--- design.v ---
module dual_port_ram #(
  parameter DATA_WIDTH = 8,
  parameter ADDR_WIDTH = 6
)(
  input logic clk,
  input logic rst,
  input logic [DATA_WIDTH-1 : 0] data1,
  input logic [ADDR_WIDTH-1 : 0] addr1,
  input logic enable1,
  input logic [DATA_WIDTH-1 : 0] data2,
  input logic [ADDR_WIDTH-1 : 0] addr2,
  input logic enable2,
  output logic [DATA_WIDTH-1 : 0] q1,
  output logic [DATA_WIDTH-1 : 0] q2
);
  logic [DATA_WIDTH-1 : 0] ram[0 : 2**(ADDR_WIDTH)-1];
  always@(posedge clk) begin
    if(rst) begin
      q1 <= 0;
      q2 <= 0;
    end else begin
      if (enable1) begin
        ram[addr1] <= data1;
      end else begin
        q1 <= ram[addr1];
      end 
      if (enable2) begin
        ram[addr2] <= data2;
      end else begin
        q2 <= ram[addr2];
      end 
    end 
  end
endmodule
--- run.sh ---
#!/bin/bash
# the make line also repeats each setting of config.mk as NAME=value (left out here)
make -C /OpenROAD-flow-scripts/flow DESIGN_CONFIG=/design/flow/config.mk WORK_HOME=/design/flow/orfs CLKGATE_MAP_FILE= finish
--- config.mk ---
export PLATFORM = sky130hd
export DESIGN_NAME = dual_port_ram
export DESIGN_NICKNAME = dual_port_ram
export VERILOG_FILES = /design/flow/design.v
export SDC_FILE = /design/flow/constraint.sdc
export NUM_CORES = 4
export LEC_CHECK = 0
export CAP_MARGIN = 20
export CORE_MARGIN = 2
export CORE_UTILIZATION = 68
export CTS_CLUSTER_SIZE = 27
export SLEW_MARGIN = 20
--- constraint.sdc ---
create_clock -name core_clock -period 3.15 [get_ports {clk}]
set_input_delay 0.6300 -clock core_clock [delete_from_list [all_inputs] [get_ports {clk}]]
set_output_delay 0.6300 -clock core_clock [all_outputs]
set_load 0.01 [all_outputs]
==> flow_summary.yaml, run 1 <==
# synthesis and place-and-route metrics
timing:
  setup_viol: 0
  fin_crit_ps: 2810
  fin_ws_ps: 340
  relSlewSlack_pct: 27.9
  rsz0062_at_grt: "false"
  worst_pin_slew_ps: 1080
  timing.final.crit_share_pct: 89.2
  hold_viol_final: 0
  clock.fmax_mhz: 356
  final_max_slew_viol_count: 0
  finalClockSkew_ps: 39.9
placed_design:
  io_buffers: 47
  place_ws_ps: -31.4
  dp_hpwl_um: 93000
  dpl_cell_area_um2: 35100
  gp_congestion: 1.12
power_and_ir_drop:
  powerClk_uw: 6540
  power_uw: 16900
  internal_power_uw: 12400
  p_sw_share_pct: 27.1
  cellLeakagePower_uw: 0.0127
  power.switching_uw: 4590
  clock_power_share_pct: 38.6
  power.group.top: "sequential cells"
  pg_seq_uw: 7850
  p_seq_share_pct: 46.3
  share_comb_of_total_power_pct: 15.1
  pg_comb_uw: 2560
  ir_drop_v: 0.000557
  power_density_nw_per_um2: 460
critical_path:
  cp_num_buf_inv: 2
  reg2reg_depth: 6
  cp_slowest_stage_delay_ps: 820
  crit_family: "simple AND/OR/NAND/NOR gates"
  cp.depth: 8
  r2r_end: "q1[1]$_SDFFE_PP0N_"
  cp.arrival_ps: 3330
  cp-end-kind: "flop"
  crit_type: "in2reg"
  cp_max_fo: 15
  slowest_stage: "nor2_2"
  worstPathCellList: "buf_4 > nor2_2 > buf_4 > a22oi_1 > nand3_1 > nand2_1 > nor4_1 > a311oi_1"
  r2r_setup_slack_ps: 690
  cp-endpoint: "q2[7]$_SDFFE_PP0N_"
  required_ps: 3670
  cp-start-kind: "input port"
  crit_path_frequent_cell: "buf_4"
  r2r_start: "ram[8][1]$_DFFE_PP_"
  worstSetupStartpoint: "addr2[0]"
global_routing:
  track_usage_pct: 57.2
  gr-total-overflow: 0
  grt_max_degree: 40
  grt_pass1_vias: 26600
  antenna_found_initial: 11
  grt_first_pass_wirelength_um: 194000
yosys:
  ff_type: "edfxtp_1"
  ys_sh_adder_pct: 0
  synth_cell_types: 77
  yosys.area.top_type_share_pct: 48.3
  yosysWarnings: 1
  mux_area_share_pct: 28.4
  syn_area_per_cell_um2: 13.0
  yosys.area.top_type: "edfxtp_1"
  ys_seq_share_pct: 49.3
  ys_cells: 2444
  area_leaders: "edfxtp_1, mux2_2, mux4_2, a221oi_1, mux2i_1"
  synth_cells: 2444
  ys.flops: 528
  synth.cellmix.compoundShare_pct: 13.2
  simple_gate_share_pct: 4.78
  fp_nets: 2476
  synth_top_cell_by_count: "mux2_2"
  edf_count: 512
  synth-xor-area-share_pct: 0
  synth_area_um2: 31800
  async_reset_ff_share_pct: 0
  ys_area_um2: 31800
  synthTopLogicFamily: "multiplexers"
  synthTopCellsByCount: "mux2_2, edfxtp_1, clkbuf_1, a221oi_1, nand2_1"
route:
  drt-vias-per-instance: 8.55
  dr.first_iter.drc_count: 6650
  ant_nets: 0
  drt_wl_total_um: 140000
  firstDrtPassIters: 10
  avgRoutedWirePerCell_um: 42.4
  vias: 28100
  remaining_drc_errors: 0
floorplan:
  fp-utilization_pct: 68.7
  io-pin-count: 48
  die-area_um2: 48600
  row_count: 79
  die_width_um: 220
  dieHeight_um: 220
  core-area_um2: 46400
hold_path:
  hp-class: "in2reg"
  hold_end: "ram[62][4]$_DFFE_PP_"
  worstHoldPathCells: 2
  min_from: "data2[4]"
job:
  warnings: 28
  max-cap-violations: 0
outcome:
  status: "no timing/DRC/antenna violations"
finish:
  nNetsFinal: 2665
  fin_area_um2: 36800
  area_delta_synth_final_pct: 15.6
  utilization_pct: 79.4
  fillers: 2699
clocking:
  cts_max_level: 2
  cts_buffer_depth: 3
  clock_latency_ps: 660
  cts_setup_buffers: 0
  clk_pin_slew_ps: 60
  cts_tree: "built"
  hold_buffers: 0
  root_buffer: "clkbuf_16"
  cts_buffers: 55
  post_cts_resized: 0
  clock_sinks: 528
per-layer routing:
metal  up-vias  share of wire (%)  track usage, %
met4        14                 10            39.9
met3      1069                 19            25.9
met2      3597                 40            80.0
li1      10200                  -               -
met1     13200                 31            70.5
met5         -               0.10            1.01
per-stage QoR:
| step | cells | hold WS (ps) | TNS (ps) |
|---|---|---|---|
| 6_report | 3291 | 509 | 0 |
| 5_1_grt | 3280 | 526 | 0 |
| 4_1_cts | 3280 | 496 | 0 |
| 3_5_place_dp | 3183 | 579 | -608 |
| 3_3_place_gp | 3183 | 567 | -352 |
| 2_1_floorplan | 2444 | 521 | 0 |
final cells by class:
class	count	area (um^2)	area share [%]
sequential	528	15700	42.6
multi-input combinational	1618	14800	40.3
timing repair buffer	413	3730	10.1
clock buffer	69	1470	4.00
tap	607	759	2.06
clock inverter	28	236	0.642
inverter	17	63.8	0.173
antenna	11	27.5	0.0748
==> inputs of run 2 (changes only) <==
Settings changed: CORE_UTILIZATION 68 to 72, CTS_CLUSTER_DIAMETER set to 354, MAX_ROUTING_LAYER set to met4, PLACE_DENSITY_LB_ADDON set to 0.21, SETUP_SLACK_MARGIN set to 0.88.
Clock period 3.15 ns to 3.02 ns, I/O delays scaled along.
==> run 2 against run 1 <==
  * Synthesized cell count unchanged
  * Count of clock-buffer cells in the layout down 29
  * Critical path depth down 2
  * Critical endpoint is now q1[1]$_SDFFE_PP0N_
  * Via count down 0.43%
  * Global-route usage up 2.4 points
  * Combinational power up about 10%
  * Utilization up 5.3 points
  * First-iteration DRC count up 12%
  * Total power down 12%
  * Flip-flop count unchanged
  * Sequential power up 4.2%
  * Cell count down 4.0%
==> flow_summary.yaml, run 2 <==
# synthesis and place-and-route metrics
outcome:
  status: "no timing/DRC/antenna violations"
hold_path:
  worstHoldPathCells: 2
  hp-class: "reg2reg"
  min_from: "q2[3]$_SDFFE_PP0N_"
  hold_end: "q2[3]$_SDFFE_PP0N_"
clocking:
  cts_tree: "built"
  cts_buffer_depth: 3
  cts_max_level: 1
  clock_latency_ps: 630
  root_buffer: "clkbuf_16"
  cts_buffers: 23
  clk_pin_slew_ps: 120
  clock_sinks: 528
global_routing:
  grt_first_pass_wirelength_um: 190000
  grt_max_degree: 65
  track_usage_pct: 59.6
  antenna_found_initial: 10
  gr-total-overflow: 0
  grt_pass1_vias: 26400
power_and_ir_drop:
  p_sw_share_pct: 28.6
  power.group.top: "sequential cells"
  pg_comb_uw: 2820
  p_seq_share_pct: 54.9
  pg_seq_uw: 8180
  internal_power_uw: 10600
  share_comb_of_total_power_pct: 19.0
  ir_drop_v: 0.000545
  cellLeakagePower_uw: 0.0124
  powerClk_uw: 3900
  power.switching_uw: 4260
  power_density_nw_per_um2: 401
  power_uw: 14900
  clock_power_share_pct: 26.2
floorplan:
  die-area_um2: 45900
  fp-utilization_pct: 72.5
  core-area_um2: 43900
  dieHeight_um: 214
  row_count: 77
  die_width_um: 214
  io-pin-count: 48
critical_path:
  r2r_setup_slack_ps: 620
  cp-endpoint: "q1[1]$_SDFFE_PP0N_"
  required_ps: 3540
  cp_max_fo: 2
  crit_family: "AND-OR/OR-AND gates"
  worstPathCellList: "mux2_2 > a221o_1 > a221oi_2 > a31oi_2 > a211o_1 > o41a_1"
  slowest_stage: "edfxtp_1"
  crit_type: "reg2reg"
  r2r_start: "ram[12][1]$_DFFE_PP_"
  r2r_end: "q1[1]$_SDFFE_PP0N_"
  cp_slowest_stage_delay_ps: 430
  cp-end-kind: "flop"
  cp.arrival_ps: 2920
  reg2reg_depth: 6
  cp.depth: 6
  worstSetupStartpoint: "ram[12][1]$_DFFE_PP_"
  cp_num_buf_inv: 0
  cp-start-kind: "flop"
yosys:
  async_reset_ff_share_pct: 0
  ys_seq_share_pct: 49.3
  synth-xor-area-share_pct: 0
  yosys.area.top_type: "edfxtp_1"
  synth_top_cell_by_count: "mux2_2"
  synth_cell_types: 77
  ys.flops: 528
  syn_area_per_cell_um2: 13.0
  synth.cellmix.compoundShare_pct: 13.2
  ys_sh_adder_pct: 0
  synthTopCellsByCount: "mux2_2, edfxtp_1, clkbuf_1, a221oi_1, nand2_1"
  area_leaders: "edfxtp_1, mux2_2, mux4_2, a221oi_1, mux2i_1"
  mux_area_share_pct: 28.4
  synth_cells: 2444
  ff_type: "edfxtp_1"
  ys_cells: 2444
  simple_gate_share_pct: 4.78
  synth_area_um2: 31800
  synthTopLogicFamily: "multiplexers"
  ys_area_um2: 31800
  edf_count: 512
  fp_nets: 2476
  yosysWarnings: 1
  yosys.area.top_type_share_pct: 48.3
route:
  drt-vias-per-instance: 8.86
  avgRoutedWirePerCell_um: 42.9
  vias: 28000
  ant_nets: 0
  dr.first_iter.drc_count: 7475
  drt_wl_total_um: 136000
  firstDrtPassIters: 15
  remaining_drc_errors: 0
timing:
  relSlewSlack_pct: 27.6
  final_max_slew_viol_count: 0
  fin_crit_ps: 2400
  worst_pin_slew_ps: 1090
  hold_viol_final: 0
  timing.final.crit_share_pct: 79.4
  finalClockSkew_ps: 24.9
  setup_viol: 0
  clock.fmax_mhz: 417
  rsz0062_at_grt: "true"
finish:
  regArea_um2: 15700
  area_delta_synth_final_pct: 16.8
  logic_area_um2: 16200
  fin_area_um2: 37200
  fillers: 2261
  nNetsFinal: 2566
placed_design:
  dp_hpwl_um: 86000
  dpl_cell_area_um2: 35400
  io_buffers: 47
  gp_congestion: 1.14
job:
  warnings: 29
  max-cap-violations: 0
==> run 2: area by class of cell <==
type / instances / area share (%)
antenna: 18 / 0.121
clock buffer: 40 / 1.72
clock inverter: 2 / 0.0673
inverter: 17 / 0.185
multi-input combinational: 1618 / 43.6
sequential: 528 / 42.3
tap: 592 / 1.99
timing repair buffer: 346 / 10.0
==> run 2: per-stage QoR <==
stage	std cells	setup TNS (ps)	setup WS (ps)	utilization, %	hold slack, ps
global placement	3053	0	46.6	80.6	570
global route	3156	0	654	84.6	587
CTS	3121	0	785	83.5	552
detailed placement	3053	-80.9	-51.2	80.6	562
floorplan	2444	0	652	-	520
finish	3161	0	621	84.7	555
==> run 2: what timing repair did <==
action                     4_1_cts  5_1_grt
setup endpoints to repair      641      250
setup buffers                   26       22
resized                         83       48
hold buffers                     0        0
pin swaps                       31       14
cloned                           0        0
==> run 2: routing by layer <==
metal  up-vias  track usage (%)  wire [um]  part of all wire, %
met4         0             38.8      14300                   11
met5         -                -          0                    0
li1      10000                -          -                    -
met2      3628             79.5      52800                   39
met1     13100             71.6      41300                   30
met3      1225             28.9      27300                   20
==> inputs of run 3 (changes only) <==
Settings changed: CORE_UTILIZATION 72 to 58, CTS_CLUSTER_DIAMETER 354 to unset, CTS_CLUSTER_SIZE 27 to unset, MAX_ROUTING_LAYER met4 to unset, PLACE_DENSITY_LB_ADDON 0.21 to unset, SETUP_SLACK_MARGIN 0.88 to unset.
Clock period 3.02 ns to 3.37 ns, I/O delays scaled along.
==> run 3 against run 2 <==
  * Sequential power shrank about 10%
  * First-iteration DRC count fell by 34%
  * Largest cell class is now flip-flops and latches
  * Non-clock buffer count increased by 15
  * Largest power group unchanged
  * Flip-flop count did not move
==> flow_summary.yaml, run 3 <==
# synthesis and place-and-route metrics
power_and_ir_drop:
  pg_seq_uw: 7330
  internal_power_uw: 11700
  power_uw: 16000
  p_seq_share_pct: 45.9
  power_density_nw_per_um2: 437
  p_sw_share_pct: 26.8
  pg_comb_uw: 2360
  clock_power_share_pct: 39.4
  cellLeakagePower_uw: 0.0125
  powerClk_uw: 6300
  power.group.top: "sequential cells"
  share_comb_of_total_power_pct: 14.8
  ir_drop_v: 0.000430
  power.switching_uw: 4290
critical_path:
  worstPathCellList: "clkdlybuf4s50_1 > buf_4 > or3_1 > o22ai_1 > o21ai_0 > o211a_1 > a41oi_1"
  cp.arrival_ps: 3580
  r2r_end: "q1[5]$_SDFFE_PP0N_"
  r2r_setup_slack_ps: 800
  reg2reg_depth: 7
  cp.depth: 7
  worstSetupStartpoint: "addr1[5]"
  cp-start-kind: "input port"
  cp_slowest_stage_delay_ps: 870
  required_ps: 3870
  crit_family: "AND-OR/OR-AND gates"
  cp-end-kind: "flop"
  cp_num_buf_inv: 2
  r2r_start: "ram[8][5]$_DFFE_PP_"
  cp-endpoint: "q1[7]$_SDFFE_PP0N_"
  crit_type: "in2reg"
  slowest_stage: "clkdlybuf4s50_1"
  cp_max_fo: 16
timing:
  fin_crit_ps: 3080
  final_max_slew_viol_count: 0
  relSlewSlack_pct: 11.5
  fin_ws_ps: 289
  worst_pin_slew_ps: 1320
  setup_viol: 0
  timing.final.crit_share_pct: 91.4
  rsz0062_at_grt: "false"
  clock.fmax_mhz: 325
  setup-tns-final_ps: 0
  hold_viol_final: 0
  finalClockSkew_ps: 17.3
placed_design:
  gp_congestion: 1.04
  dp_hpwl_um: 95500
  place_ws_ps: -156
  dpl_cell_area_um2: 34700
  io_buffers: 47
  dp_cells: 3220
finish:
  logic_area_um2: 14800
  area_delta_synth_final_pct: 14.8
  fin_cells: 3328
  regArea_um2: 15700
  nNetsFinal: 2616
  fillers: 3980
  fin_area_um2: 36600
yosys:
  ys.flops: 528
  synthTopCellsByCount: "mux2_2, edfxtp_1, clkbuf_1, a221oi_1, nand2_1"
  yosys.area.top_type: "edfxtp_1"
  fp_nets: 2476
  synth_area_um2: 31800
  synth.cellmix.compoundShare_pct: 13.2
  ff_type: "edfxtp_1"
  ys_sh_adder_pct: 0
  ys_seq_share_pct: 49.3
  syn_area_per_cell_um2: 13.0
  yosys.area.top_type_share_pct: 48.3
  area_leaders: "edfxtp_1, mux2_2, mux4_2, a221oi_1, mux2i_1"
  mux_area_share_pct: 28.4
  async_reset_ff_share_pct: 0
  synth_top_cell_by_count: "mux2_2"
  synth_cell_types: 77
  yosysWarnings: 1
  ys_area_um2: 31800
  simple_gate_share_pct: 4.78
  synth_cells: 2444
  edf_count: 512
  synth-xor-area-share_pct: 0
  ys_cells: 2444
  synthTopLogicFamily: "multiplexers"
route:
  dr.first_iter.drc_count: 4925
  remaining_drc_errors: 0
  firstDrtPassIters: 8
  drt_wl_total_um: 141000
  ant_nets: 0
  avgRoutedWirePerCell_um: 42.3
  drt-vias-per-instance: 8.02
  vias: 26700
clocking:
  clock_latency_ps: 650
  post_cts_resized: 0
  cts_tree: "built"
  cts_buffer_depth: 3
  clk_pin_slew_ps: 60
  root_buffer: "clkbuf_16"
  cts_max_level: 2
  cts_buffers: 58
  cts_setup_buffers: 0
  hold_buffers: 0
  clock_sinks: 528
hold_path:
  min_from: "data1[5]"
  worstHoldPathCells: 2
  hp-class: "in2reg"
  hold_end: "ram[6][5]$_DFFE_PP_"
global_routing:
  grt_max_degree: 65
  grt_first_pass_wirelength_um: 197000
  grt_pass1_vias: 25900
  antenna_found_initial: 8
  gr-total-overflow: 0
  track_usage_pct: 49.3
job:
  warnings: 28
  max-cap-violations: 0
floorplan:
  die_width_um: 238
  die-area_um2: 56800
  row_count: 85
  core-area_um2: 54000
  dieHeight_um: 238
  io-pin-count: 48
  fp-utilization_pct: 58.9
outcome:
  status: "no timing/DRC/antenna violations"
-- run 3: cell type report --
type | instances | share of cell area, %
Tap cell | 696 | 2.38
Timing Repair Buffer | 361 | 9.00
Sequential cell | 528 | 42.9
Antenna cell | 6 | 0.0411
Multi-Input combinational cell | 1618 | 40.5
Inverter | 17 | 0.175
Clock buffer | 78 | 4.40
Clock inverter | 24 | 0.537
-- run 3: routing by layer --
layer	GRT usage, %	vias to the layer above	part of all wire, %
met5	0	-	0.016
met4	29.8	4	7.7
met3	17.1	674	16
met2	71.6	2629	42
met1	63.8	13300	35
li1	-	10100	-
-- run 3: through the flow --
step | hold slack, ps | util (%)
final | 511 | 67.7
after CTS | 495 | 67.7
after global placement | 575 | 64.3
after global routing | 534 | 67.7
after detailed placement | 573 | 64.3
after floorplan | 521 | -
==> inputs of run 4 (changes only) <==
Settings changed: CORE_UTILIZATION 58 to 30.
Clock period 3.37 ns to 10.0 ns, I/O delays scaled along.
==> run 4 against run 3 <==
  * Clock skew is 5.4 ps higher
  * Utilization is 34 points lower
  * Critical path type unchanged
  * Still clean
  * Setup slack improved by 4400 ps
  * Clock power is 66% lower
  * Combinational power is about 70% lower
  * Critical path depth shrank 1
  * Flip-flop count stayed put
  * Sequential share of layout area up 1.8 points
  * Worst hold slack improved by 130 ps
==> flow_summary.yaml, run 4 <==
# synthesis and place-and-route metrics
outcome:
  status: "no timing/DRC/antenna violations"
timing:
  holdWs_ps: 637
  fin_crit_ps: 5310
  setup-tns-final_ps: 0
  clock.fmax_mhz: 188
  setup_viol: 0
  relSlewSlack_pct: 17.9
  timing.final.crit_share_pct: 53.1
  worst_pin_slew_ps: 1230
  final_max_slew_viol_count: 0
  rsz0062_at_grt: "false"
  finalClockSkew_ps: 22.7
  hold_viol_final: 0
power_and_ir_drop:
  p_sw_share_pct: 26.8
  power_density_nw_per_um2: 151
  internal_power_uw: 3890
  cellLeakagePower_uw: 0.0111
  share_comb_of_total_power_pct: 13.2
  power.group.top: "sequential cells"
  clock_power_share_pct: 40.2
  ir_drop_v: 0.000135
  pg_comb_uw: 703
  p_seq_share_pct: 46.6
  pg_seq_uw: 2480
  power.switching_uw: 1430
  powerClk_uw: 2140
yosys:
  synthTopCellsByCount: "mux2_2, edfxtp_1, clkbuf_1, a221oi_1, nand2_1"
  fp_nets: 2476
  synthTopLogicFamily: "multiplexers"
  async_reset_ff_share_pct: 0
  synth-xor-area-share_pct: 0
  area_leaders: "edfxtp_1, mux2_2, mux4_2, a221oi_1, mux2i_1"
  mux_area_share_pct: 28.4
  ys.flops: 528
  synth_area_um2: 31800
  ys_sh_adder_pct: 0
  syn_area_per_cell_um2: 13.0
  synth_cell_types: 77
  simple_gate_share_pct: 4.78
  yosys.area.top_type_share_pct: 48.3
  synth.cellmix.compoundShare_pct: 13.2
  edf_count: 512
  synth_top_cell_by_count: "mux2_2"
  yosys.area.top_type: "edfxtp_1"
  ys_area_um2: 31800
  ff_type: "edfxtp_1"
  yosysWarnings: 1
  ys_seq_share_pct: 49.3
  ys_cells: 2444
  synth_cells: 2444
critical_path:
  cp-start-kind: "input port"
  r2r_end: "q1[5]$_SDFFE_PP0N_"
  cp_slowest_stage_delay_ps: 1020
  cp-endpoint: "ram[62][7]$_DFFE_PP_"
  cp.depth: 6
  reg2reg_depth: 6
  worstSetupStartpoint: "addr2[2]"
  crit_family: "buffers and inverters"
  slowest_stage: "nor3_4"
  r2r_setup_slack_ps: 7360
  cp_num_buf_inv: 3
  r2r_start: "ram[8][5]$_DFFE_PP_"
  worstPathCellList: "buf_6 > buf_4 > inv_2 > nor3_4 > nand2_4 > o21ai_0"
  required_ps: 10260
  cp_max_fo: 56
  cp.arrival_ps: 5560
  cp-end-kind: "flop"
  crit_type: "in2reg"
global_routing:
  grt_first_pass_wirelength_um: 190000
  gr-total-overflow: 0
  antenna_found_initial: 17
  grt_max_degree: 65
  track_usage_pct: 24.6
  grt_pass1_vias: 23600
route:
  ant_nets: 0
  wl_met1_um: 50600
  remaining_drc_errors: 0
  vias: 25400
  firstDrtPassIters: 9
  met2_wirelength_um: 57500
  dr.first_iter.drc_count: 5380
  avgRoutedWirePerCell_um: 36.4
  drt_wl_total_um: 138000
  drt-vias-per-instance: 6.70
  maxUsedRoutingLayer: "met5"
  route.met3.wl_um: 21600
floorplan:
  fp-utilization_pct: 30.3
  dieHeight_um: 330
  core-area_um2: 105000
  io-pin-count: 48
  die-area_um2: 109000
  die_width_um: 330
  row_count: 119
clocking:
  clock_sinks: 528
  hold_buffers: 0
  clk_pin_slew_ps: 70
  root_buffer: "clkbuf_16"
  cts_buffer_depth: 3
  cts_setup_buffers: 0
  post_cts_resized: 0
  cts_tree: "built"
  clock_latency_ps: 650
  cts_buffers: 59
  cts_max_level: 2
placed_design:
  dp_cells: 3676
  gp_congestion: 1.01
  dp_hpwl_um: 86100
  io_buffers: 47
finish:
  fillers: 10300
  area_delta_synth_final_pct: 10.3
  utilization_pct: 33.4
  fin_cells: 3786
  nNetsFinal: 2380
hold_path:
  hp-class: "reg2reg"
  worstHoldPathCells: 2
  min_from: "q2[7]$_SDFFE_PP0N_"
  hold_end: "q2[7]$_SDFFE_PP0N_"
job:
  warnings: 26
  max-cap-violations: 0
-- run 4: cell type report --
class,count,area (um^2),share of cell area (%)
multi-input cells,1618,14800,42.2
clock inverters,31,251,0.716
diodes,4,10.0,0.0285
inverters,17,63.8,0.182
well taps,1391,1740,4.96
flip-flops and latches,528,15700,44.7
clock buffers,73,1570,4.47
repair buffers,124,960,2.73
-- run 4: layer usage --
layer	GRT usage, %	vias up
met5	0	-
met4	11.6	16
met3	9.16	551
met2	35.4	2455
met1	32.7	12700
li1	-	9640
-- run 4: stage by stage --
| step | setup slack, ps | total power [uW] | area (um^2) |
|---|---|---|---|
| final | 4690 | 5320 | 35100 |
| after global routing | 4680 | 5410 | 35100 |
| after CTS | 4820 | 5280 | 35100 |
| after detailed placement | 4180 | 3190 | 33300 |
| after global placement | 4240 | 3180 | 33300 |
| after floorplan | 5890 | 2920 | 31800 |
==> inputs of run 5 (changes only) <==
Settings changed: ABC_AREA set to 1, CORE_UTILIZATION 30 to 72, CTS_CLUSTER_DIAMETER set to 398, PLACE_DENSITY set to 0.35.
Clock period 10.0 ns to 3.02 ns, I/O delays scaled along.
==> run 5 against run 4 <==
  * Still clean
  * Sequential share of layout area decreased by 3.2 points
  * Total power increased to 3.3 times the previous value
  * Final area increased by 7.8%
  * Critical path type unchanged
  * Largest cell class is now combinational gates
==> flow_summary.yaml, run 5 <==
# synthesis and place-and-route metrics
finish:
  fin_cells: 5649
  nNetsFinal: 5021
  area_delta_synth_final_pct: 11.9
floorplan:
  dieHeight_um: 221
  row_count: 79
  fp-utilization_pct: 72.8
  die_width_um: 221
  io-pin-count: 48
  core-area_um2: 46500
  die-area_um2: 48700
yosys:
  yosysWarnings: 1
  mux_area_share_pct: 0
  ys_seq_share_pct: 46.4
  ys_area_um2: 33800
  synth.cellmix.compoundShare_pct: 10.2
  synthTopLogicFamily: "simple AND/OR/NAND/NOR gates"
  synth_cell_types: 27
  ff_type: "edfxtp_1"
  async_reset_ff_share_pct: 0
  synth_area_um2: 33800
  ys_cells: 4991
  synth-xor-area-share_pct: 0
  fp_nets: 5023
  synthTopCellsByCount: "nand2_1, o21ai_0, edfxtp_1, clkbuf_1, inv_1"
  area_leaders: "edfxtp_1, nand2_1, o21ai_0, clkbuf_1, inv_1"
  synth_top_cell_by_count: "nand2_1"
  edf_count: 512
  yosys.area.top_type_share_pct: 45.5
  syn_area_per_cell_um2: 6.78
  ys.flops: 528
  simple_gate_share_pct: 37.2
  synth_cells: 4991
  ys_sh_adder_pct: 0
  yosys.area.top_type: "edfxtp_1"
critical_path:
  slowest_stage: "nor3_1"
  worstSetupStartpoint: "addr1[4]"
  required_ps: 3370
  cp-end-kind: "flop"
  reg2reg_depth: 12
  crit_type: "in2reg"
  cp_max_fo: 9
  cp_slowest_stage_delay_ps: 580
  r2r_setup_slack_ps: 970
  cp.depth: 7
  cp-start-kind: "input port"
  cp-endpoint: "ram[54][3]$_DFFE_PP_"
  cp.arrival_ps: 2850
  r2r_end: "q1[1]$_SDFFE_PP0N_"
  cp_num_buf_inv: 5
  worstPathCellList: "clkdlybuf4s50_1 > inv_1 > nor3_1 > buf_12 > inv_1 > o21ai_0 > buf_4"
  r2r_start: "ram[32][1]$_DFFE_PP_"
  crit_path_frequent_cell: "inv_1"
  crit_family: "buffers and inverters"
global_routing:
  grt_pass1_vias: 33200
  gr-total-overflow: 0
  grt_first_pass_wirelength_um: 194000
  grt_max_degree: 103
  antenna_found_initial: 7
  track_usage_pct: 53.9
route:
  route.met3.wl_um: 25000
  dr.first_iter.drc_count: 7490
  drt-vias-per-instance: 6.43
  drt_wl_total_um: 131000
  remaining_drc_errors: 0
  firstDrtPassIters: 10
  met2_wirelength_um: 53000
  vias: 36300
  wl_met1_um: 41000
  avgRoutedWirePerCell_um: 23.2
  maxUsedRoutingLayer: "met5"
  ant_nets: 0
placed_design:
  gp_congestion: 1.05
  io_buffers: 47
  dp_hpwl_um: 83100
  dp_cells: 5540
timing:
  rsz0062_at_grt: "false"
  clock.fmax_mhz: 401
  holdWs_ps: 562
  setup_viol: 0
  finalClockSkew_ps: 27.8
  fin_crit_ps: 2500
  worst_pin_slew_ps: 1230
  final_max_slew_viol_count: 0
  relSlewSlack_pct: 17.7
  setup-tns-final_ps: 0
  hold_viol_final: 0
  timing.final.crit_share_pct: 82.7
power_and_ir_drop:
  share_comb_of_total_power_pct: 15.1
  cellLeakagePower_uw: 0.0184
  p_seq_share_pct: 46.9
  p_sw_share_pct: 28.3
  powerClk_uw: 6620
  power_density_nw_per_um2: 460
  pg_comb_uw: 2630
  power.switching_uw: 4930
  ir_drop_v: 0.000534
  power.group.top: "sequential cells"
  internal_power_uw: 12500
  pg_seq_uw: 8150
  clock_power_share_pct: 38.0
clocking:
  clock_latency_ps: 660
  hold_buffers: 0
  cts_tree: "built"
  cts_max_level: 2
  cts_setup_buffers: 0
  root_buffer: "clkbuf_16"
  cts_buffers: 54
  clock_sinks: 528
  clk_pin_slew_ps: 70
  cts_buffer_depth: 3
  post_cts_resized: 0
job:
  max-cap-violations: 0
  warnings: 31
hold_path:
  hp-class: "reg2reg"
  hold_end: "q2[1]$_SDFFE_PP0N_"
  worstHoldPathCells: 4
  min_from: "q2[1]$_SDFFE_PP0N_"
outcome:
  status: "no timing/DRC/antenna violations"
[run 5: routing by layer]
layer	vias up	track usage, %
li1	15900	-
met1	15600	67.1
met2	3802	77.0
met3	1036	21.2
met4	4	37.8
met5	-	0.404
[run 5: layout make-up]
cell class	count	area, um^2
Inverter	156	601
Multi-Input combinational cell	3935	16100
Fill cell	3140	8610
Sequential cell	528	15700
Tap cell	607	759
Antenna cell	11	27.5
Timing Repair Buffer	314	3000
Clock inverter	32	270
Clock buffer	66	1430
[run 5: metrics by stage]
step / power (uW) / util, % / area, um^2 / setup slack, ps
after floorplan: 9730 / - / 33800 / 324
after global placement: 10700 / 77.8 / 36100 / 140
after detailed placement: 10700 / 77.8 / 36100 / 72.6
after CTS: 17100 / 81.4 / 37800 / 679
after global routing: 17700 / 81.4 / 37800 / 556
final: 17400 / 81.5 / 37800 / 523
==> inputs of run 6 (changes only) <==
Settings changed: ABC_AREA 1 to unset, CTS_CLUSTER_DIAMETER 398 to 25, CTS_CLUSTER_SIZE set to 28, MAX_ROUTING_LAYER set to met4, PLACE_DENSITY 0.35 to unset, PLACE_DENSITY_LB_ADDON set to 0.19, SETUP_SLACK_MARGIN set to 0.87, SLEW_MARGIN 20 to 40.
==> run 6 against run 5 <==
  * The run now fails in global routing (5_1_grt)
  * Die size shrank 5.7%
  * Synthesized cell count fell by 51%
  * Synthesized area is 5.8% lower
==> flow_summary.yaml, run 6 <==
# yosys + openroad results
yosys:
  ys_sh_adder_pct: 0
  area_leaders: "edfxtp_1, mux2_2, mux4_2, a221oi_1, mux2i_1"
  synth-xor-area-share_pct: 0
  synth_top_cell_by_count: "mux2_2"
  fp_nets: 2476
  synthTopCellsByCount: "mux2_2, edfxtp_1, clkbuf_1, a221oi_1, nand2_1"
  ys_seq_share_pct: 49.3
  yosysWarnings: 1
  yosys.area.top_type: "edfxtp_1"
  mux_area_share_pct: 28.4
  ys_cells: 2444
  ys.flops: 528
  synth.cellmix.compoundShare_pct: 13.2
  syn_area_per_cell_um2: 13.0
  edf_count: 512
  simple_gate_share_pct: 4.78
  synth_area_um2: 31800
  async_reset_ff_share_pct: 0
  ys_area_um2: 31800
  synth_cells: 2444
  ff_type: "edfxtp_1"
  yosys.area.top_type_share_pct: 48.3
  synth_cell_types: 77
  synthTopLogicFamily: "multiplexers"
clocking:
  root_buffer: "clkbuf_16"
  cts_buffer_depth: 3
  hold_buffers: 0
  clock_sinks: 528
  cts_max_level: 4
  cts_buffers: 133
floorplan:
  io-pin-count: 48
  die_width_um: 214
  core-area_um2: 43900
  fp-utilization_pct: 72.5
  dieHeight_um: 214
  die-area_um2: 45900
  row_count: 77
placed_design:
  io_buffers: 47
  dp_hpwl_um: 88200
  gp_congestion: 1.15
  dpl_cell_area_um2: 35500
  dp_cells: 3075
outcome:
  status: "aborted with a tool error"
  stop_stage: "global routing (5_1_grt)"
-- run 6: per-stage QoR --
stage | setup slack, ps | total power [uW] | hold slack, ps
detailed placement | -122 | 10800 | 565
global placement | -76.3 | 10700 | 568
floorplan | 652 | 9780 | 520
CTS | 633 | 24800 | 552
-- run 6: repair_timing --
action                                  CTS
buffers inserted                         14
endpoints found under the setup margin  311
resized                                  71
pin swaps                                20
==> inputs of run 7 (changes only) <==
Settings changed: CAP_MARGIN 20 to 30, CORE_MARGIN 2 to 6, CORE_UTILIZATION 72 to 36, CTS_CLUSTER_DIAMETER 25 to 339, CTS_CLUSTER_SIZE 28 to unset, GPL_ROUTABILITY_DRIVEN set to 0, GPL_TIMING_DRIVEN set to 0, MAX_ROUTING_LAYER met4 to met5, PLACE_DENSITY set to 0.49, PLACE_DENSITY_LB_ADDON 0.19 to unset, SETUP_SLACK_MARGIN 0.87 to 0.08, SLEW_MARGIN 40 to 35, TNS_END_PERCENT set to 50.
Clock period 3.02 ns to 3.62 ns, I/O delays scaled along.
==> run 7 against run 6 <==
  * The layout now fails its checks (negative setup slack)
  * Die size grew 110%
  * Synthesized area is the same
  * Synthesized cell count is the same
==> flow_summary.yaml, run 7 <==
# synthesis and place-and-route metrics
critical_path:
  worstPathCellList: "clkdlybuf4s50_1 > buf_6 > buf_6 > buf_4 > buf_2 > buf_4 > nand2_1 > a21oi_1 > nor4_2 > a41oi_1"
  crit_type: "in2reg"
  cp_slowest_stage_delay_ps: 700
  cp-start-kind: "input port"
  reg2reg_depth: 6
  crit_family: "buffers and inverters"
  worstSetupStartpoint: "addr1[0]"
  cp-endpoint: "q1[7]$_SDFFE_PP0N_"
  r2r_start: "ram[12][5]$_DFFE_PP_"
  cp_max_fo: 10
  cp.depth: 10
  required_ps: 4190
  r2r_end: "q1[5]$_SDFFE_PP0N_"
  cp-end-kind: "flop"
  cp_num_buf_inv: 6
  r2r_setup_slack_ps: 840
  cp.arrival_ps: 4590
  slowest_stage: "a21oi_1"
finish:
  utilization_pct: 42.4
  fin_area_um2: 37000
  area_delta_synth_final_pct: 16.1
  nNetsFinal: 2598
  fillers: 8080
power_and_ir_drop:
  pg_comb_uw: 2530
  power.group.top: "sequential cells"
  cellLeakagePower_uw: 0.0119
  internal_power_uw: 11200
  pg_seq_uw: 6850
  power.switching_uw: 4800
  p_sw_share_pct: 30.0
  p_seq_share_pct: 42.8
  share_comb_of_total_power_pct: 15.8
  ir_drop_v: 0.000357
  powerClk_uw: 6640
  power_density_nw_per_um2: 433
  clock_power_share_pct: 41.5
yosys:
  synth.cellmix.compoundShare_pct: 13.2
  syn_area_per_cell_um2: 13.0
  fp_nets: 2476
  async_reset_ff_share_pct: 0
  ys_area_um2: 31800
  yosys.area.top_type_share_pct: 48.3
  ys_seq_share_pct: 49.3
  yosys.area.top_type: "edfxtp_1"
  synth_area_um2: 31800
  area_leaders: "edfxtp_1, mux2_2, mux4_2, a221oi_1, mux2i_1"
  ys_sh_adder_pct: 0
  synth_top_cell_by_count: "mux2_2"
  synthTopCellsByCount: "mux2_2, edfxtp_1, clkbuf_1, a221oi_1, nand2_1"
  synth_cell_types: 77
  edf_count: 512
  ff_type: "edfxtp_1"
  yosysWarnings: 1
  synthTopLogicFamily: "multiplexers"
  synth-xor-area-share_pct: 0
  simple_gate_share_pct: 4.78
  ys.flops: 528
  mux_area_share_pct: 28.4
  synth_cells: 2444
  ys_cells: 2444
route:
  drt-vias-per-instance: 7.75
  firstDrtPassIters: 22
  vias: 29500
  remaining_drc_errors: 0
  drt_wl_total_um: 193000
  avgRoutedWirePerCell_um: 50.8
  dr.first_iter.drc_count: 7251
  ant_nets: 0
global_routing:
  antenna_found_initial: 28
  gr-usage-met3_pct: 23.8
  grt_first_pass_wirelength_um: 247000
  grt_pass1_vias: 26700
  gr-total-overflow: 0
  use_met2_pct: 49.4
  track_usage_pct: 38.4
  grt_use_met1_pct: 45.6
  grt_max_degree: 14
  grt-busiest-layer: "met2"
clocking:
  hold_buffers: 0
  cts_tree: "built"
  clk_pin_slew_ps: 60
  cts_buffer_depth: 3
  root_buffer: "clkbuf_16"
  clock_latency_ps: 650
  cts_max_level: 3
  clock_sinks: 528
  cts_buffers: 66
timing:
  final_max_slew_viol_count: 0
  finalClockSkew_ps: 24.5
  setup_viol: 474
  rsz0062_at_grt: "true"
  setup-tns-final_ps: -35700
  worst_pin_slew_ps: 1090
  fin_crit_ps: 4020
  timing.final.crit_share_pct: 111
  hold_viol_final: 0
  clock.fmax_mhz: 249
  holdWs_ps: 549
  relSlewSlack_pct: 27.1
  fin_ws_ps: -402
outcome:
  failed_checks: "negative setup slack"
  status: "failed layout checks"
floorplan:
  dieHeight_um: 309
  core-area_um2: 87200
  fp-utilization_pct: 36.5
  io-pin-count: 48
  die-area_um2: 95700
  row_count: 108
  die_width_um: 309
hold_path:
  worstHoldPathCells: 3
  hold_end: "q2[7]$_SDFFE_PP0N_"
  min_from: "enable2"
  hp-class: "in2reg"
placed_design:
  place_ws_ps: -1770
  dpl_cell_area_um2: 33900
  dp_hpwl_um: 134000
  io_buffers: 25
job:
  max-cap-violations: 0
  warnings: 28
==> run 7: area by class of cell <==
class                      instances  area (um^2)  area share [%]
antenna                           30         75.1           0.203
tap                             1155         1450            3.91
sequential                       528        15700            42.5
clock buffer                      78         1720            4.65
timing repair buffer              54          647            1.75
inverter                          17         66.3           0.179
buffer                           281         1430            3.87
clock inverter                    40          369           0.999
multi-input combinational       1618        15500            42.0
==> run 7: through the flow <==
step / cells / total power, uW
4_1_cts: 3765 / 15700
5_1_grt: 3779 / 16000
6_report: 3801 / 16000
3_3_place_gp: 3624 / 9110
3_5_place_dp: 3633 / 9150
2_1_floorplan: 2444 / 8060
==> run 7: repair_timing <==
action | 4_1_cts | 5_1_grt
setup buffers | 14 | 6
setup endpoints to repair | 665 | 349
gates resized | 83 | 32
pin swaps | 10 | 3
==> run 7: metal layers <==
layer	wire [um]	vias up	share of wire [%]
met1	67700	14600	35
met4	20800	22	11
met3	33100	1208	17
met2	70600	3455	37
li1	-	10200	-
met5	867	-	0.45
==> inputs of run 8 (changes only) <==
Settings changed: CELL_PAD_IN_SITES_DETAIL_PLACEMENT set to 2, CELL_PAD_IN_SITES_GLOBAL_PLACEMENT set to 1, CORE_MARGIN 6 to 7, CORE_UTILIZATION 36 to 61, CTS_CLUSTER_DIAMETER 339 to 149, CTS_CLUSTER_SIZE set to 63, GPL_TIMING_DRIVEN 0 to 1, SLEW_MARGIN 35 to 0, TNS_END_PERCENT 50 to 95.
==> run 8 against run 7 <==
  * The flow now stops in detailed placement (3_5_place_dp)
  * Synthesized cell count is the same
  * Synthesized area is the same
  * Die size shrank 39%
==> flow_summary.yaml, run 8 <==
# yosys + openroad results
outcome:
  status: "aborted with a tool error"
  stop_stage: "detailed placement (3_5_place_dp)"
  error: "[ERROR DPL-0033] detailed placement checks failed during check placement."
yosys:
  edf_count: 512
  ys.flops: 528
  ys_cells: 2444
  synthTopLogicFamily: "multiplexers"
  yosys.area.top_type: "edfxtp_1"
  yosys.area.top_type_share_pct: 48.3
  synth-xor-area-share_pct: 0
  synth_cell_types: 77
  ys_sh_adder_pct: 0
  ys_area_um2: 31800
  simple_gate_share_pct: 4.78
  async_reset_ff_share_pct: 0
  ys_seq_share_pct: 49.3
  syn_area_per_cell_um2: 13.0
  yosysWarnings: 1
  synth_area_um2: 31800
  synth_cells: 2444
  fp_nets: 2476
  area_leaders: "edfxtp_1, mux2_2, mux4_2, a221oi_1, mux2i_1"
  ff_type: "edfxtp_1"
  mux_area_share_pct: 28.4
  synthTopCellsByCount: "mux2_2, edfxtp_1, clkbuf_1, a221oi_1, nand2_1"
  synth_top_cell_by_count: "mux2_2"
  synth.cellmix.compoundShare_pct: 13.2
floorplan:
  fp-utilization_pct: 61.9
  core-area_um2: 51400
  die_width_um: 242
  dieHeight_um: 242
  io-pin-count: 48
  die-area_um2: 58800
  row_count: 83
placed_design:
  io_buffers: 47
==> run 8: stage by stage <==
stage          instance area (um^2)  std cells  hold WS [ps]  total power, uW
3_3_place_gp                  34100       3161           575             8880
2_1_floorplan                 31800       2444           521             8060
==> inputs of run 9 (changes only) <==
Settings changed: CAP_MARGIN 30 to 20, CELL_PAD_IN_SITES_DETAIL_PLACEMENT 2 to unset, CELL_PAD_IN_SITES_GLOBAL_PLACEMENT 1 to unset, CORE_ASPECT_RATIO set to 0.53, CORE_MARGIN 7 to 2, CORE_UTILIZATION 61 to 70, CTS_CLUSTER_DIAMETER 149 to unset, CTS_CLUSTER_SIZE 63 to 39, GPL_ROUTABILITY_DRIVEN 0 to unset, GPL_TIMING_DRIVEN 1 to unset, MAX_ROUTING_LAYER met5 to unset, PLACE_DENSITY 0.49 to unset, PLACE_DENSITY_LB_ADDON set to 0.0, SETUP_SLACK_MARGIN 0.08 to 1.5, SLEW_MARGIN 0 to 20, TNS_END_PERCENT 95 to unset.
Clock period 3.62 ns to 5.48 ns, I/O delays scaled along.
==> run 9 against run 8 <==
  * Now clean on timing, DRC and antenna
  * Synthesized area unchanged
  * Die size down 20%
  * Synthesized cell count did not move
==> flow_summary.yaml, run 9 <==
# synthesis and place-and-route metrics
outcome:
  status: "no timing/DRC/antenna violations"
route:
  avgRoutedWirePerCell_um: 46.0
  drt_wl_total_um: 141000
  dr.first_iter.drc_count: 7743
  firstDrtPassIters: 22
  vias: 27900
  drt-vias-per-instance: 9.12
  ant_nets: 0
  remaining_drc_errors: 0
yosys:
  fp_nets: 2476
  ys_area_um2: 31800
  ff_type: "edfxtp_1"
  yosys.area.top_type_share_pct: 48.3
  ys.flops: 528
  simple_gate_share_pct: 4.78
  synth_cells: 2444
  ys_cells: 2444
  synth_cell_types: 77
  async_reset_ff_share_pct: 0
  area_leaders: "edfxtp_1, mux2_2, mux4_2, a221oi_1, mux2i_1"
  syn_area_per_cell_um2: 13.0
  yosysWarnings: 1
  ys_seq_share_pct: 49.3
  synth-xor-area-share_pct: 0
  synth_top_cell_by_count: "mux2_2"
  edf_count: 512
  mux_area_share_pct: 28.4
  synthTopCellsByCount: "mux2_2, edfxtp_1, clkbuf_1, a221oi_1, nand2_1"
  synth_area_um2: 31800
  synth.cellmix.compoundShare_pct: 13.2
  ys_sh_adder_pct: 0
  yosys.area.top_type: "edfxtp_1"
  synthTopLogicFamily: "multiplexers"
timing:
  timing.final.crit_share_pct: 74.5
  finalClockSkew_ps: 36.4
  hold_viol_final: 0
  clock.fmax_mhz: 245
  fin_crit_ps: 4080
  setup-tns-final_ps: 0
  relSlewSlack_pct: 6.04
  rsz0062_at_grt: "false"
  setup_viol: 0
  worst_pin_slew_ps: 1410
  final_max_slew_viol_count: 0
clocking:
  cts_max_level: 2
  clock_sinks: 528
  clock_latency_ps: 630
  cts_buffer_depth: 3
  cts_setup_buffers: 0
  root_buffer: "clkbuf_16"
  cts_buffers: 48
  cts_tree: "built"
  clk_pin_slew_ps: 70
  hold_buffers: 0
critical_path:
  cp_max_fo: 10
  cp-endpoint: "ram[24][2]$_DFFE_PP_"
  cp-start-kind: "input port"
  required_ps: 5700
  worstSetupStartpoint: "enable1"
  worstPathCellList: "clkdlybuf4s50_1 > buf_4 > clkinv_1 > nor2_1 > buf_4 > nand2_1 > o22ai_1"
  reg2reg_depth: 5
  cp.depth: 7
  crit_path_frequent_cell: "buf_4"
  r2r_setup_slack_ps: 2780
  slowest_stage: "o22ai_1"
  r2r_end: "q1[3]$_SDFFE_PP0N_"
  cp_slowest_stage_delay_ps: 980
  cp.arrival_ps: 4300
  crit_type: "in2reg"
  r2r_start: "ram[26][3]$_DFFE_PP_"
  crit_family: "buffers and inverters"
  cp_num_buf_inv: 4
  cp-end-kind: "flop"
hold_path:
  worstHoldPathCells: 2
  min_from: "q2[7]$_SDFFE_PP0N_"
  hold_end: "q2[7]$_SDFFE_PP0N_"
  hp-class: "reg2reg"
power_and_ir_drop:
  power.group.top: "sequential cells"
  clock_power_share_pct: 39.1
  pg_seq_uw: 4500
  p_seq_share_pct: 46.7
  ir_drop_v: 0.000356
  cellLeakagePower_uw: 0.0114
  p_sw_share_pct: 27.3
  pg_comb_uw: 1370
  internal_power_uw: 7000
  power.switching_uw: 2640
  power_density_nw_per_um2: 279
  powerClk_uw: 3770
  share_comb_of_total_power_pct: 14.2
job:
  warnings: 26
  max-cap-violations: 0
global_routing:
  antenna_found_initial: 13
  gr-total-overflow: 0
  track_usage_pct: 58.1
  grt_max_degree: 65
  grt_first_pass_wirelength_um: 194000
  grt_pass1_vias: 25600
finish:
  fillers: 2688
  area_delta_synth_final_pct: 8.42
  fin_area_um2: 34500
  nNetsFinal: 2434
floorplan:
  row_count: 56
  die_width_um: 297
  core-area_um2: 44600
  die-area_um2: 47300
  dieHeight_um: 159
  fp-utilization_pct: 71.5
  io-pin-count: 48
placed_design:
  dp_hpwl_um: 88400
  gp_congestion: 1.12
  dpl_cell_area_um2: 32800
  io_buffers: 47
## run 9: cell type report
class                   instances  area (um^2)  share of cell area (%)
clock inverters                29          384                    1.11
flip-flops and latches        528        15700                    45.5
well taps                     609          762                    2.21
repair buffers                189         1510                    4.36
inverters                      17         63.8                   0.185
multi-input cells            1618        14800                    42.9
clock buffers                  56         1270                    3.69
diodes                         12         30.0                  0.0870
## run 9: repair_timing
action | in CTS | in global routing
endpoints found under the setup margin | 0 | 8
hold endpoints to repair | 0 | 0
resized | 0 | 1
## run 9: layer usage
layer,track usage [%],part of all wire [%],vias up
met1,75.7,32,13200
li1,-,-,9751
met4,26.6,7.5,28
met3,39.0,24,1043
met5,9.23,0.56,-
met2,72.8,36,3850
## run 9: stage by stage
step	worst slack [ps]	hold slack (ps)	util [%]	cells	power, uW
6_report	1400	551	77.5	3058	9640
2_1_floorplan	2270	521	-	2444	5330
5_1_grt	1500	552	77.4	3050	9680
3_5_place_dp	985	514	73.7	2960	5820
4_1_cts	1570	522	77.4	3045	9430
3_3_place_gp	1060	522	73.7	2960	5790
==> inputs of run 10 (changes only) <==
Settings changed: CORE_ASPECT_RATIO 0.53 to unset, CORE_UTILIZATION 70 to 64, CTS_CLUSTER_SIZE 39 to unset, GPL_ROUTABILITY_DRIVEN set to 0, MAX_ROUTING_LAYER set to met4, PLACE_DENSITY_LB_ADDON 0.0 to unset, SETUP_SLACK_MARGIN 1.5 to 0.78, SLEW_MARGIN 20 to 40, TNS_END_PERCENT set to 50.
Clock period 5.48 ns to 3.02 ns, I/O delays scaled along.
==> run 10 against run 9 <==
  * Still clean on timing, DRC and antenna
  * Sequential power is 82% higher
  * Synthesized cell count stayed put
  * Utilization is 0.056 points higher
  * Setup slack worse by 790 ps
  * Clock skew decreased by 1.8 ps
  * Die size increased by 9.0%
  * Critical path type unchanged
  * Critical endpoint is now q2[6]$_SDFFE_PP0N_
  * Highest routed layer is now met4
==> flow_summary.yaml, run 10 <==
# synthesis and place-and-route metrics
yosys:
  yosys.area.top_type: "edfxtp_1"
  synth_cells: 2444
  syn_area_per_cell_um2: 13.0
  synth_top_cell_by_count: "mux2_2"
  ys_seq_share_pct: 49.3
  synth-xor-area-share_pct: 0
  ys_cells: 2444
  synthTopCellsByCount: "mux2_2, edfxtp_1, clkbuf_1, a221oi_1, nand2_1"
  synth.cellmix.compoundShare_pct: 13.2
  synth_area_um2: 31800
  synthTopLogicFamily: "multiplexers"
  synth_cell_types: 77
  ys.flops: 528
  area_leaders: "edfxtp_1, mux2_2, mux4_2, a221oi_1, mux2i_1"
  simple_gate_share_pct: 4.78
  ys_area_um2: 31800
  ys_sh_adder_pct: 0
  async_reset_ff_share_pct: 0
  yosys.area.top_type_share_pct: 48.3
  fp_nets: 2476
  ff_type: "edfxtp_1"
  yosysWarnings: 1
  edf_count: 512
  mux_area_share_pct: 28.4
power_and_ir_drop:
  powerClk_uw: 7200
  cellLeakagePower_uw: 0.0128
  power.switching_uw: 4870
  p_seq_share_pct: 45.1
  pg_comb_uw: 2750
  p_sw_share_pct: 26.9
  power.group.top: "sequential cells"
  power_density_nw_per_um2: 477
  share_comb_of_total_power_pct: 15.1
  internal_power_uw: 13300
  clock_power_share_pct: 39.7
  pg_seq_uw: 8180
  ir_drop_v: 0.000634
job:
  max-cap-violations: 0
  warnings: 31
outcome:
  status: "no timing/DRC/antenna violations"
critical_path:
  r2r_end: "q1[5]$_SDFFE_PP0N_"
  required_ps: 3520
  worstPathCellList: "buf_6 > buf_4 > mux4_2 > mux2i_1 > o22ai_1 > nor2_1 > buf_4 > a311oi_1"
  reg2reg_depth: 6
  cp_num_buf_inv: 3
  cp_max_fo: 23
  crit_path_frequent_cell: "buf_4"
  cp-start-kind: "input port"
  r2r_setup_slack_ps: 720
  cp.arrival_ps: 2910
  cp.depth: 8
  crit_type: "in2reg"
  cp_slowest_stage_delay_ps: 540
  cp-end-kind: "flop"
  r2r_start: "ram[50][5]$_DFFE_PP_"
  cp-endpoint: "q2[6]$_SDFFE_PP0N_"
  crit_family: "buffers and inverters"
  slowest_stage: "mux4_2"
  worstSetupStartpoint: "addr2[1]"
clocking:
  clk_pin_slew_ps: 70
  cts_buffers: 55
  hold_buffers: 0
  clock_latency_ps: 650
  clock_sinks: 528
  cts_tree: "built"
  root_buffer: "clkbuf_16"
  cts_buffer_depth: 3
  cts_max_level: 2
floorplan:
  fp-utilization_pct: 64.9
  row_count: 81
  dieHeight_um: 227
  die_width_um: 227
  die-area_um2: 51600
  io-pin-count: 48
  core-area_um2: 49100
timing:
  rsz0062_at_grt: "true"
  finalClockSkew_ps: 34.6
  setup-tns-final_ps: 0
  final_max_slew_viol_count: 0
  hold_viol_final: 0
  relSlewSlack_pct: 50.6
  holdWs_ps: 468
  worst_pin_slew_ps: 742
  setup_viol: 0
  timing.final.crit_share_pct: 79.8
  clock.fmax_mhz: 415
  fin_crit_ps: 2410
route:
  ant_nets: 0
  firstDrtPassIters: 12
  remaining_drc_errors: 0
  dr.first_iter.drc_count: 6253
  vias: 27600
  drt_wl_total_um: 135000
  avgRoutedWirePerCell_um: 40.8
  drt-vias-per-instance: 8.32
finish:
  regArea_um2: 15700
  logic_area_um2: 15800
  area_delta_synth_final_pct: 19.4
  fin_area_um2: 38000
  fin_cells: 3311
  fillers: 3125
  utilization_pct: 77.5
  nNetsFinal: 2625
global_routing:
  track_usage_pct: 53.8
  grt_max_degree: 65
  grt_pass1_vias: 25800
  gr-total-overflow: 0
  antenna_found_initial: 9
  grt_first_pass_wirelength_um: 189000
placed_design:
  dp_hpwl_um: 89400
  dpl_cell_area_um2: 35700
  dp_cells: 3182
  io_buffers: 47
hold_path:
  min_from: "data2[5]"
  hp-class: "in2reg"
  hold_end: "ram[60][5]$_DFFE_PP_"
  worstHoldPathCells: 2
run 10: cell type report:
class / count / area share (%)
multi-input cells: 1619 / 41.6
well taps: 664 / 2.18
inverters: 17 / 0.171
flip-flops and latches: 528 / 41.3
diodes: 9 / 0.0592
clock buffers: 64 / 3.76
repair buffers: 372 / 9.84
clock inverters: 38 / 1.12
run 10: layer usage:
metal	GRT usage, %	part of all wire [%]	up-vias
met5	-	0	-
met2	71.1	39	3254
met4	32.6	8.6	0
li1	-	-	10200
met3	24.1	19	907
met1	67.5	33	13200
run 10: per-stage QoR:
step / total power [uW] / worst slack (ps)
final: 18100 / 609
after detailed placement: 10800 / -169
after floorplan: 9720 / 595
after global routing: 18300 / 673
after CTS: 17800 / 655
after global placement: 10800 / -128
run 10: what timing repair did:
action                     CTS  global route
setup endpoints to repair  430           593
setup buffers                3            10
gates resized               19            53
pin swaps                    1             8
gates cloned                 0             2
==> inputs of run 11 (changes only) <==
Settings changed: CORE_UTILIZATION 64 to 72, CTS_CLUSTER_SIZE set to 21, GPL_ROUTABILITY_DRIVEN 0 to unset, MAX_ROUTING_LAYER met4 to unset, SETUP_SLACK_MARGIN 0.78 to 0.48, SLEW_MARGIN 40 to 20, TNS_END_PERCENT 50 to unset.
Clock period 3.02 ns to 3.04 ns, I/O delays scaled along.
==> run 11 against run 10 <==
  * Total power is 2.9% lower
  * Non-clock buffer count is 9 higher
  * Utilization is 5.4 points higher
  * Critical path type unchanged
  * Critical endpoint is now ram[19][2]$_DFFE_PP_
==> flow_summary.yaml, run 11 <==
# synthesis and place-and-route metrics
outcome:
  status: "no timing/DRC/antenna violations"
clocking:
  clk_pin_slew_ps: 60
  clock_sinks: 528
  root_buffer: "clkbuf_16"
  cts_max_level: 2
  cts_buffers: 54
  clock_latency_ps: 680
  cts_tree: "built"
  cts_buffer_depth: 3
  cts_setup_buffers: 0
timing:
  worst_pin_slew_ps: 988
  fin_crit_ps: 2840
  hold_viol_final: 0
  setup_viol: 0
  clock.fmax_mhz: 352
  holdWs_ps: 282
  relSlewSlack_pct: 34.1
  timing.final.crit_share_pct: 93.4
  rsz0062_at_grt: "true"
  finalClockSkew_ps: 22.1
  final_max_slew_viol_count: 0
critical_path:
  cp_num_buf_inv: 3
  slowest_stage: "nand2_1"
  cp-end-kind: "flop"
  reg2reg_depth: 7
  r2r_start: "ram[12][5]$_DFFE_PP_"
  required_ps: 3410
  worstSetupStartpoint: "enable1"
  crit_type: "in2reg"
  worstPathCellList: "clkdlybuf4s50_1 > clkinv_1 > nor3_1 > nand2_1 > o22ai_1 > buf_4"
  cp_max_fo: 8
  crit_family: "buffers and inverters"
  cp.arrival_ps: 3210
  cp-start-kind: "input port"
  r2r_end: "q1[5]$_SDFFE_PP0N_"
  cp_slowest_stage_delay_ps: 650
  cp.depth: 6
  cp-endpoint: "ram[19][2]$_DFFE_PP_"
  r2r_setup_slack_ps: 510
route:
  dr.first_iter.drc_count: 7539
  vias: 28400
  drt-vias-per-instance: 8.77
  remaining_drc_errors: 0
  drt_wl_total_um: 137000
  firstDrtPassIters: 15
  ant_nets: 0
  avgRoutedWirePerCell_um: 42.4
floorplan:
  die_width_um: 214
  io-pin-count: 48
  die-area_um2: 45900
  row_count: 77
  dieHeight_um: 214
  fp-utilization_pct: 72.5
  core-area_um2: 43900
yosys:
  synth.cellmix.compoundShare_pct: 13.2
  ff_type: "edfxtp_1"
  ys_area_um2: 31800
  synth_area_um2: 31800
  synthTopLogicFamily: "multiplexers"
  syn_area_per_cell_um2: 13.0
  simple_gate_share_pct: 4.78
  synth_cell_types: 77
  ys_sh_adder_pct: 0
  ys_cells: 2444
  synth-xor-area-share_pct: 0
  yosysWarnings: 1
  synth_cells: 2444
  ys.flops: 528
  yosys.area.top_type_share_pct: 48.3
  edf_count: 512
  synthTopCellsByCount: "mux2_2, edfxtp_1, clkbuf_1, a221oi_1, nand2_1"
  area_leaders: "edfxtp_1, mux2_2, mux4_2, a221oi_1, mux2i_1"
  fp_nets: 2476
  synth_top_cell_by_count: "mux2_2"
  async_reset_ff_share_pct: 0
  yosys.area.top_type: "edfxtp_1"
  mux_area_share_pct: 28.4
  ys_seq_share_pct: 49.3
global_routing:
  grt_pass1_vias: 27000
  grt-busiest-layer: "met2"
  gr-usage-met3_pct: 31.4
  use_met2_pct: 80.1
  grt_max_degree: 65
  grt_first_pass_wirelength_um: 195000
  track_usage_pct: 59.4
  grt_use_met1_pct: 71.4
  gr-total-overflow: 0
  antenna_found_initial: 16
placed_design:
  dp_hpwl_um: 91600
  io_buffers: 47
  dp_cells: 3136
  gp_congestion: 1.16
power_and_ir_drop:
  pg_seq_uw: 8140
  powerClk_uw: 6840
  pg_comb_uw: 2630
  p_sw_share_pct: 27.5
  internal_power_uw: 12800
  power.group.top: "sequential cells"
  power_density_nw_per_um2: 483
  p_seq_share_pct: 46.2
  power.switching_uw: 4840
  cellLeakagePower_uw: 0.0125
  clock_power_share_pct: 38.8
  share_comb_of_total_power_pct: 14.9
  ir_drop_v: 0.000577
finish:
  fin_cells: 3239
  fillers: 2423
  area_delta_synth_final_pct: 14.4
  nNetsFinal: 2632
hold_path:
  hp-class: "in2reg"
  hold_end: "ram[40][5]$_DFFE_PP_"
  worstHoldPathCells: 2
  min_from: "data2[5]"
job:
  warnings: 30
  max-cap-violations: 0
## run 11: final cells by class
cell class | instances | area, um^2 | share of cell area [%]
Antenna cell | 6 | 15.0 | 0.0412
Clock buffer | 65 | 1410 | 3.88
Clock inverter | 32 | 308 | 0.845
Inverter | 17 | 63.8 | 0.175
Multi-Input combinational cell | 1618 | 14900 | 41.0
Sequential cell | 528 | 15700 | 43.1
Tap cell | 592 | 741 | 2.03
Timing Repair Buffer | 381 | 3250 | 8.92
## run 11: timing repair
action                                  CTS  global route
endpoints found under the setup margin    1            95
hold buffers                              0             0
cloned                                    0             0
pin swaps                                 0             2
resized                                   1            12
## run 11: per-layer routing
metal,vias to the layer above,part of all wire (%)
met2,3695,39
li1,10100,-
met1,13300,30
met4,25,11
met3,1280,20
met5,-,0.30
## run 11: stage by stage
stage	TNS, ps	area [um^2]	power (uW)	utilization [%]	worst slack [ps]
after CTS	0	36400	17200	82.8	547
after global routing	0	36400	17700	82.9	337
after global placement	-631	34600	10600	78.8	-153
after detailed placement	-1030	34600	10700	78.8	-172
after floorplan	0	31900	9600	-	348
final	0	36400	17600	82.9	199
==> inputs of run 12 (changes only) <==
Settings changed: CAP_MARGIN 20 to 30, CELL_PAD_IN_SITES_DETAIL_PLACEMENT set to 2, CELL_PAD_IN_SITES_GLOBAL_PLACEMENT set to 0, CORE_MARGIN 2 to 5, CORE_UTILIZATION 72 to 61, CTS_CLUSTER_DIAMETER set to 149, CTS_CLUSTER_SIZE 21 to 63, GPL_ROUTABILITY_DRIVEN set to 0, GPL_TIMING_DRIVEN set to 0, MAX_ROUTING_LAYER set to met5, PLACE_DENSITY set to 0.49, SETUP_SLACK_MARGIN 0.48 to 0.08, SLEW_MARGIN 20 to 0, TNS_END_PERCENT set to 95.
Clock period 3.04 ns to 3.62 ns, I/O delays scaled along.
==> run 12 against run 11 <==
  * The flow now stops in detailed placement (3_5_place_dp)
  * Synthesized cell count is the same
  * Die size grew 24%
  * Synthesized area is the same
==> flow_summary.yaml, run 12 <==
# yosys + openroad results
outcome:
  status: "aborted with a tool error"
  stop_stage: "detailed placement (3_5_place_dp)"
  error: "[ERROR DPL-0033] detailed placement checks failed during check placement."
floorplan:
  die_width_um: 238
  row_count: 83
  die-area_um2: 56900
  fp-utilization_pct: 61.8
  core-area_um2: 51500
  dieHeight_um: 238
  io-pin-count: 48
yosys:
  ff_type: "edfxtp_1"
  area_leaders: "edfxtp_1, mux2_2, mux4_2, a221oi_1, mux2i_1"
  async_reset_ff_share_pct: 0
  yosys.area.top_type_share_pct: 48.3
  synth_area_um2: 31800
  ys_cells: 2444
  synth_cell_types: 77
  fp_nets: 2476
  ys_area_um2: 31800
  synth_cells: 2444
  simple_gate_share_pct: 4.78
  syn_area_per_cell_um2: 13.0
  yosys.area.top_type: "edfxtp_1"
  synth.cellmix.compoundShare_pct: 13.2
  synth_top_cell_by_count: "mux2_2"
  ys.flops: 528
  ys_sh_adder_pct: 0
  yosysWarnings: 1
  ys_seq_share_pct: 49.3
  synth-xor-area-share_pct: 0
  synthTopLogicFamily: "multiplexers"
  mux_area_share_pct: 28.4
  synthTopCellsByCount: "mux2_2, edfxtp_1, clkbuf_1, a221oi_1, nand2_1"
  edf_count: 512
placed_design:
  io_buffers: 25
==> run 12: metrics by stage <==
stage / instance area (um^2) / hold WS (ps)
floorplan: 31800 / 521
global placement: 32900 / 565
==> inputs of run 13 (changes only) <==
Settings changed: CAP_MARGIN 30 to 20, CELL_PAD_IN_SITES_DETAIL_PLACEMENT 2 to unset, CELL_PAD_IN_SITES_GLOBAL_PLACEMENT 0 to unset, CORE_MARGIN 5 to 2, CORE_UTILIZATION 61 to 64, CTS_CLUSTER_DIAMETER 149 to unset, CTS_CLUSTER_SIZE 63 to unset, GPL_ROUTABILITY_DRIVEN 0 to unset, GPL_TIMING_DRIVEN 0 to unset, MAX_ROUTING_LAYER met5 to unset, PLACE_DENSITY 0.49 to unset, SETUP_SLACK_MARGIN 0.08 to unset, SLEW_MARGIN 0 to 20, TNS_END_PERCENT 95 to unset.
Clock period 3.62 ns to 5.23 ns, I/O delays scaled along.
==> run 13 against run 12 <==
  * Die size is 9.3% lower
  * Synthesized area stayed put
  * The run now finishes clean
  * Synthesized cell count stayed put
==> flow_summary.yaml, run 13 <==
# synthesis and place-and-route metrics
outcome:
  status: "no timing/DRC/antenna violations"
clocking:
  cts_max_level: 2
  cts_setup_buffers: 0
  clock_sinks: 528
  clock_latency_ps: 640
  cts_tree: "built"
  cts_buffer_depth: 3
  root_buffer: "clkbuf_16"
  hold_buffers: 0
  post_cts_resized: 0
  cts_buffers: 55
  clk_pin_slew_ps: 60
yosys:
  area_leaders: "edfxtp_1, mux2_2, mux4_2, a221oi_1, mux2i_1"
  ff_type: "edfxtp_1"
  ys.flops: 528
  synthTopLogicFamily: "multiplexers"
  ys_area_um2: 31800
  mux_area_share_pct: 28.4
  yosys.area.top_type_share_pct: 48.3
  yosys.area.top_type: "edfxtp_1"
  syn_area_per_cell_um2: 13.0
  yosysWarnings: 1
  synth_cells: 2444
  synth_top_cell_by_count: "mux2_2"
  ys_sh_adder_pct: 0
  async_reset_ff_share_pct: 0
  ys_seq_share_pct: 49.3
  synthTopCellsByCount: "mux2_2, edfxtp_1, clkbuf_1, a221oi_1, nand2_1"
  synth.cellmix.compoundShare_pct: 13.2
  synth-xor-area-share_pct: 0
  synth_cell_types: 77
  edf_count: 512
  ys_cells: 2444
  simple_gate_share_pct: 4.78
  fp_nets: 2476
  synth_area_um2: 31800
route:
  remaining_drc_errors: 0
  dr.first_iter.drc_count: 5459
  drt_wl_total_um: 135000
  drt-vias-per-instance: 8.41
  firstDrtPassIters: 7
  avgRoutedWirePerCell_um: 43.0
  vias: 26300
  ant_nets: 0
power_and_ir_drop:
  pg_seq_uw: 4730
  power_density_nw_per_um2: 293
  p_seq_share_pct: 46.4
  ir_drop_v: 0.000296
  pg_comb_uw: 1380
  clock_power_share_pct: 40.1
  power.group.top: "sequential cells"
  powerClk_uw: 4080
  cellLeakagePower_uw: 0.0115
  p_sw_share_pct: 26.6
  share_comb_of_total_power_pct: 13.6
  internal_power_uw: 7480
  power.switching_uw: 2710
placed_design:
  place_ws_ps: 1000
  dp_hpwl_um: 85700
  dpl_cell_area_um2: 33000
  io_buffers: 47
  gp_congestion: 1.08
critical_path:
  cp-end-kind: "flop"
  cp-start-kind: "input port"
  worstPathCellList: "buf_4 > buf_4 > nor2b_2 > buf_4 > a221oi_1 > o21ai_0 > a22oi_1 > a311oi_1"
  r2r_setup_slack_ps: 2700
  cp-endpoint: "q2[6]$_SDFFE_PP0N_"
  slowest_stage: "o21ai_0"
  crit_type: "in2reg"
  r2r_start: "ram[30][4]$_DFFE_PP_"
  r2r_end: "q2[4]$_SDFFE_PP0N_"
  cp.depth: 8
  crit_path_frequent_cell: "buf_4"
  cp_max_fo: 25
  required_ps: 5760
  cp_num_buf_inv: 3
  crit_family: "AND-OR/OR-AND gates"
  cp.arrival_ps: 4610
  reg2reg_depth: 6
  worstSetupStartpoint: "addr2[1]"
  cp_slowest_stage_delay_ps: 950
floorplan:
  io-pin-count: 48
  die-area_um2: 51600
  dieHeight_um: 227
  fp-utilization_pct: 64.9
  die_width_um: 227
  core-area_um2: 49100
  row_count: 81
finish:
  logic_area_um2: 14800
  regArea_um2: 15700
  utilization_pct: 70.9
  area_delta_synth_final_pct: 9.29
  fillers: 3423
  nNetsFinal: 2448
  fin_area_um2: 34800
timing:
  setup-tns-final_ps: 0
  finalClockSkew_ps: 34.3
  hold_viol_final: 0
  final_max_slew_viol_count: 0
  rsz0062_at_grt: "false"
  fin_ws_ps: 1150
  relSlewSlack_pct: 5.67
  worst_pin_slew_ps: 1410
  setup_viol: 0
  timing.final.crit_share_pct: 78.0
  holdWs_ps: 585
  clock.fmax_mhz: 245
  fin_crit_ps: 4080
hold_path:
  hold_end: "q2[6]$_SDFFE_PP0N_"
  hp-class: "reg2reg"
  min_from: "q2[6]$_SDFFE_PP0N_"
  worstHoldPathCells: 2
job:
  max-cap-violations: 0
  warnings: 28
global_routing:
  grt_pass1_vias: 24800
  grt_max_degree: 65
  gr-total-overflow: 0
  track_usage_pct: 52.0
  grt_first_pass_wirelength_um: 186000
  antenna_found_initial: 14
[run 13: cell type report]
cell class | instances | area share [%]
Clock inverter | 32 | 0.996
Tap cell | 664 | 2.39
Clock buffer | 67 | 4.21
Sequential cell | 528 | 45.1
Multi-Input combinational cell | 1618 | 42.6
Timing Repair Buffer | 196 | 4.46
Antenna cell | 8 | 0.0575
Inverter | 17 | 0.183
[run 13: metrics by stage]
stage / total power [uW] / cells
3_3_place_gp: 6070 / 3022
5_1_grt: 10300 / 3123
6_report: 10200 / 3130
4_1_cts: 10100 / 3122
2_1_floorplan: 5580 / 2444
3_5_place_dp: 6090 / 3023
[run 13: metal layers]
layer	global-route usage [%]	share of wire (%)	up-vias
met5	0	0.078	-
met1	66.8	33	12800
met4	32.1	8.4	16
met2	74.2	41	2979
met3	20.3	18	766
li1	-	-	9785
Power figures rest on the tool's default switching activity, not on a simulated workload.
